## job 101
==> flow/design.v <==
`timescale 1ns/1ps
module solution (
    input clk,
    input rst,
    input row_valid,
    input [281:0] row_data,
    output reg [63:0] splitters_hit,
    output reg done
);
    localparam WIDTH = 141;
    localparam HEIGHT = 142;
    localparam ROW_BITS = 282;
    reg [31:0] y;
    reg [WIDTH-1:0] active_mask;
    reg [ROW_BITS-1:0] current_row_data;
    wire [WIDTH-1:0] next_active;
    wire [15:0]      row_hit_count;  
    genvar i;
    wire [WIDTH-1:0] effective_active;
    wire [WIDTH-1:0] is_split;
    wire [WIDTH-1:0] beam_throwing_left;  
    wire [WIDTH-1:0] beam_throwing_right;  
    wire [WIDTH-1:0] beam_passing_down;    
    generate
        for (i=0; i<WIDTH; i=i+1) begin : cells
            wire [1:0] code = current_row_data[2*i+1 : 2*i];
            assign is_split[i] = (code == 2'd1);
            wire is_source = (code == 2'd2);
            assign effective_active[i] = active_mask[i] | is_source;
            assign beam_throwing_left[i]  = effective_active[i] & is_split[i];
            assign beam_throwing_right[i] = effective_active[i] & is_split[i];
            assign beam_passing_down[i]   = effective_active[i] & (~is_split[i]);
        end
    endgenerate
    generate
        for (i=0; i<WIDTH; i=i+1) begin : routing
            wire from_left;
            wire from_right;
            wire from_up;
            if (i == 0) assign from_left = 0;
            else assign from_left = beam_throwing_right[i-1];  
            if (i == WIDTH-1) assign from_right = 0;
            else assign from_right = beam_throwing_left[i+1];  
            assign from_up = beam_passing_down[i];
            assign next_active[i] = from_left | from_right | from_up;
        end
    endgenerate
    reg [15:0] pop_count;
    integer k;
    always @(*) begin
        pop_count = 0;
        for (k=0; k<WIDTH; k=k+1) begin
            if (effective_active[k] && is_split[k]) begin
                pop_count = pop_count + 1;
            end
        end
    end
    always @(posedge clk) begin
        if (rst) begin
            y <= 0;
            active_mask <= 0;
            splitters_hit <= 0;
            done <= 0;
        end else begin
            if (!done && row_valid) begin
                splitters_hit <= splitters_hit + pop_count;
                active_mask <= next_active;
                if (y == HEIGHT - 1) begin
                    done <= 1;
                end else begin
                    y <= y + 1;
                end
            end
        end
    end
    always @(*) begin
        current_row_data = row_data;
    end
endmodule
Settings: LEC_CHECK=0, ABC_AREA=0, CAP_MARGIN=20, CORE_MARGIN=2, CORE_UTILIZATION=58, CTS_CLUSTER_DIAMETER=233, SETUP_SLACK_MARGIN=5.0, SLEW_MARGIN=20, TNS_END_PERCENT=5; clock period 53.8 ns.
run.sh (not shown) runs the stock make flow with config.mk's settings and CLKGATE_MAP_FILE=.
Nothing crashed in job 101 and all stages finished; the problem is that the final layout failed, the offending checks being setup timing.
## Diff of input files: job 102 against job 101
Settings: CTS_CLUSTER_DIAMETER removed (was 233); CORE_UTILIZATION changed from 58 to 70; ABC_AREA changed from 0 to 1; PLACE_DENSITY newly set to 0.66; SETUP_SLACK_MARGIN changed from 5.0 to 3.12; the clock period (ns, I/O delays scaled along) changed from 53.8 to 85.8.
Notes after the runs:
In the tables for job 101 and job 102, sequential share of layout area reads higher with job 102.
Die area down 19% in job 102 wrt job 101
Comparing job 101 and job 102, slew at the pin closest to its max-slew limit is higher on job 101.
Clock buffer count ends up higher on job 101.
The layout from job 102, despite a flow that completed every stage, fails the layout checks, with the failing checks listed as setup timing.
Combinational power share, job 101 and job 102: smaller value in job 102
Row total cells reported by yosys after synthesis: job 102 higher / job 101 lower
--- input diff job 102..job 103 ---
Settings: CORE_UTILIZATION changed from 70 to 61; ABC_AREA changed from 1 to 0; PLACE_DENSITY_LB_ADDON newly set to 0.13; CORE_ASPECT_RATIO newly set to 0.52; CTS_CLUSTER_SIZE newly set to 37; CTS_CLUSTER_DIAMETER newly set to 233; SETUP_SLACK_MARGIN changed from 3.12 to 5.0; PLACE_DENSITY removed (was 0.66); the clock period (ns, I/O delays scaled along) changed from 85.8 to 54.4.
--- outcome ---
For job 103, the flow was terminated by a tool error in global routing (5_1_grt) and produced no final design. From the logs: job 102 reached the end of the flow and failed the layout checks with setup timing. Job 102 → job 103: synthesized cell count fell 2709; number of different library cells in the post-synthesis netlist rose 95; chip area in the Yosys report rose about 2.3%.

* * *

## garnet
RTL: the design.v shown in full above, as it stands there.
make LEC_CHECK=0 CAP_MARGIN=20 CORE_MARGIN=2 CORE_UTILIZATION=40 SLEW_MARGIN=20 finish   # period 100.0 ns
For raven, these inputs were changed with respect to garnet:
# garnet
export LEC_CHECK = 0
export CAP_MARGIN = 20
export CORE_MARGIN = 2
export CORE_UTILIZATION = 40
export SLEW_MARGIN = 20
create_clock -name core_clock -period 100.0 [get_ports {clk}]
# raven
export LEC_CHECK = 0
export CAP_MARGIN = 0
export CORE_MARGIN = 2
export CORE_UTILIZATION = 72
export MAX_ROUTING_LAYER = met4
export SLEW_MARGIN = 20
create_clock -name core_clock -period 49.8 [get_ports {clk}]
==> results <==
- garnet → raven: area figure in the yosys stat output held steady, starting density of the core grew by 32 points.
- Post-synth design cell area across raven and garnet: no real change.
- raven: global placement routability congestion is about 18% higher than what garnet reported.
- garnet -> raven: synthesized cell count delta 0, exact match
- As of raven, total die area had fallen by more than a quarter compared to garnet.
- Re area share of and/or/nand/nor cells after synthesis: no difference whatsoever between raven and garnet.
- Relative to garnet, number of placement rows has gone down in raven.
- raven never completed, since it errored out during detailed placement (3_5_place_dp).
Here is what was changed in the inputs of harbor compared with raven.
# raven
export LEC_CHECK = 0
export CAP_MARGIN = 0
export CORE_MARGIN = 2
export CORE_UTILIZATION = 72
export MAX_ROUTING_LAYER = met4
export SLEW_MARGIN = 20
create_clock -name core_clock -period 49.8 [get_ports {clk}]
# harbor
export LEC_CHECK = 0
export ABC_AREA = 1
export CAP_MARGIN = 20
export CORE_MARGIN = 2
export CORE_UTILIZATION = 58
export SLEW_MARGIN = 20
export TNS_END_PERCENT = 5
create_clock -name core_clock -period 53.8 [get_ports {clk}]
==> results <==
Diff raven and harbor: synthesized cell count lower in raven
From raven to harbor the numbers moved as follows: area share of and/or/nand/nor cells after synthesis increased by 32 points relative to the old numbers, area figure in the yosys stat output decreased by 1300 um^2 relative to the old numbers.
Against raven, number of placement rows in harbor rose by a little under 10%.
Die area was higher in the run labelled harbor.
The flow ran to completion for all of raven and harbor but raven, which stopped partway.
The flow completed for harbor, but it is not clean: the layout still shows negative setup slack.
In the summary table, raven is marked failed, with error DPL-0038 raised in detailed placement (3_5_place_dp).

* * *

build 50:
RTL: the design.v shown in full above, as it stands there.
export LEC_CHECK = 0
export ABC_AREA = 1
export CAP_MARGIN = 20
export CORE_ASPECT_RATIO = 1.1
export CORE_MARGIN = 2
export CORE_UTILIZATION = 71
export CTS_CLUSTER_DIAMETER = 78
export CTS_CLUSTER_SIZE = 74
export HOLD_SLACK_MARGIN = 0.22
export MIN_ROUTING_LAYER = met2
export PLACE_DENSITY = 0.8
export SLEW_MARGIN = 20
export TNS_END_PERCENT = 70
create_clock -name core_clock -period 95.0 [get_ports {clk}]
What ended build 50 was a tool error in global routing; the run never finished.
Input changes introduced in build 24 (baseline for comparison: build 50):
Settings: MIN_ROUTING_LAYER no longer set, was met2; CORE_ASPECT_RATIO no longer set, was 1.1; CTS_CLUSTER_DIAMETER no longer set, was 78; TNS_END_PERCENT no longer set, was 70; PLACE_DENSITY no longer set, was 0.8; CTS_CLUSTER_SIZE no longer set, was 74; CORE_UTILIZATION now 17, was 71; HOLD_SLACK_MARGIN no longer set, was 0.22; ABC_AREA no longer set, was 1; the clock period (ns, I/O delays scaled along) now 96.9, was 95.0.
--- outcome ---
- Instance area after placement (build 24 over build 50): increase, about 9%
- Compared with build 50, build 24 shows a share of the core filled by cells before placement that is 55 points lower.
- Chip area grows by more than 100% when moving from build 50 to build 24.
- Build 50 has a higher synthesized-area fraction occupied by and/or/nand/nor cells than build 24.
- Build 24 reached the final stage; the timing, DRC and antenna checks on its layout passed.
- Build 24 vs build 50: post-synthesis cell count from yosys down
- Diff build 50 -> build 24 | post-placement cell count | up by a few percent
- | synthesized cell count | build 24 vs build 50 | 2709 lower |
- Sort build 50 and build 24 by number of rows in the core area desc -> top: build 24
- Share of the yosys chip area belonging to registers came out lower on build 24 than on build 50.
- Looking at total cell area reported by yosys after synthesis, build 24 sits about 2.3% higher than build 50 does.
Changes in build 48 relative to build 24:
Settings: setting CTS_CLUSTER_DIAMETER to 247 for the first time; setting TNS_END_PERCENT to 5 for the first time; setting ABC_AREA to 1 for the first time; setting SETUP_SLACK_MARGIN to 2.1 for the first time; changing CORE_UTILIZATION from 17 to 58; changing the clock period (ns, I/O delays scaled along) from 96.9 to 53.8.
==> comparison <==
Build 48 finished all stages; layout check result: FAIL, due to negative setup slack.
Run comparison: build 24 origin of the worst setup path row_data[2]; build 48 origin of the worst setup path row_data[3]
Build 24 vs build 48, cell type of the slowest stage on the worst timing path: sky130_fd_sc_hd__or4bb_1 vs sky130_fd_sc_hd__ha_1
Mean instance size in the synthesized netlist went down by more than a quarter going from build 24 to build 48.
Compared with build 24, in build 48 worst slack on hold paths lower; global routing usage on met3 grew by 1.8 points; total number of cells along the worst setup path grew by 69; remaining max-slew budget at the tightest pin decreased 1.1 points.
Summary of the comparison: finished layout cell area is higher in build 48, relative to build 24.
Share of final layout cell area taken by non-clock buffers is lower on build 24
Routed wire in build 48 totals less than in build 24.
Here is what was changed in the inputs of build 33 compared with build 48.
Settings: a deleted SETUP_SLACK_MARGIN that had been 2.1; a change of the clock period (ns, I/O delays scaled along) from 53.8 to 66.9.
==> results <==
[flow] build 33 | stages: complete | final checks: fail | reason: negative setup slack
Between build 33 and build 48, the flop share of the area is lower for build 48.
Build 33 vs. build 48: final cell area excluding filler cells fell by 2.9%; final cell count without fillers fell by 349.
Taking build 48 as the reference, in build 33 switching portion of total power grew by 1.0 points; global-route usage over all layers shrank by 0.50 points; routed wire length grew by 1.4%; starting DRC count in detailed routing grew by 799.
Re power: build 33 is 21% down on build 48.
The area growth from synthesis to layout in build 33 was lower than what build 48 gave.
Relative to build 48, post-route clock period utilization decreased by 26 points in build 33.

* * *

Starts from the design.v that is shown in full above.
clock: 49.8 ns
lec_check: 0
cap_margin: 35
core_margin: 2
core_utilization: 72
max_routing_layer: met4
slew_margin: 20
The baseline aborted during 3_5_place_dp (DPL-0038).
==> next run, changes <==
CAP_MARGIN = 20   (was 35)
CORE_UTILIZATION = 40   (was 72)
MAX_ROUTING_LAYER = not set   (was met4)
clock period = 96.9 ns   (was 49.8 ns; I/O delays follow)
This time the run completed with no timing, DRC or antenna violations.
Die area rises by well over a third.
Synthesized cell count is unchanged.
Synthesized area does not change.
==> next run, changes <==
ABC_AREA = 1   (was not set)
CORE_UTILIZATION = 37   (was 40)
MAX_ROUTING_LAYER = met4   (was not set)
clock period = 149.0 ns   (was 96.9 ns; I/O delays follow)
=>
- global-route usage falls by 4.1 points
- power falls by 44%
- synthesized cell count rises by 34%

* * *

Starts from the design.v that is shown in full above.
Settings: LEC_CHECK=0, ABC_AREA=0, CAP_MARGIN=20, CORE_MARGIN=2, CORE_UTILIZATION=58, SETUP_SLACK_MARGIN=5.0, SLEW_MARGIN=20, TNS_END_PERCENT=5; clock period 53.8 ns.
The starting point ran to the end with violations: negative setup slack.
Next try:
ABC_AREA = 1   (was 0)
CORE_UTILIZATION = 68   (was 58)
PLACE_DENSITY = 0.65   (was default)
SETUP_SLACK_MARGIN = default   (was 5.0)
clock period = 83.1 ns   (was 53.8 ns; I/O delays follow)
Effect:
- The new run produced a layout that fails on negative setup slack
- worst setup slack gains 24 ns
- clock power fell by 39%
- cell count rose by 5.7%
- total power fell by 43%
No activity file was given, so power comes from the tool's default toggle rates.
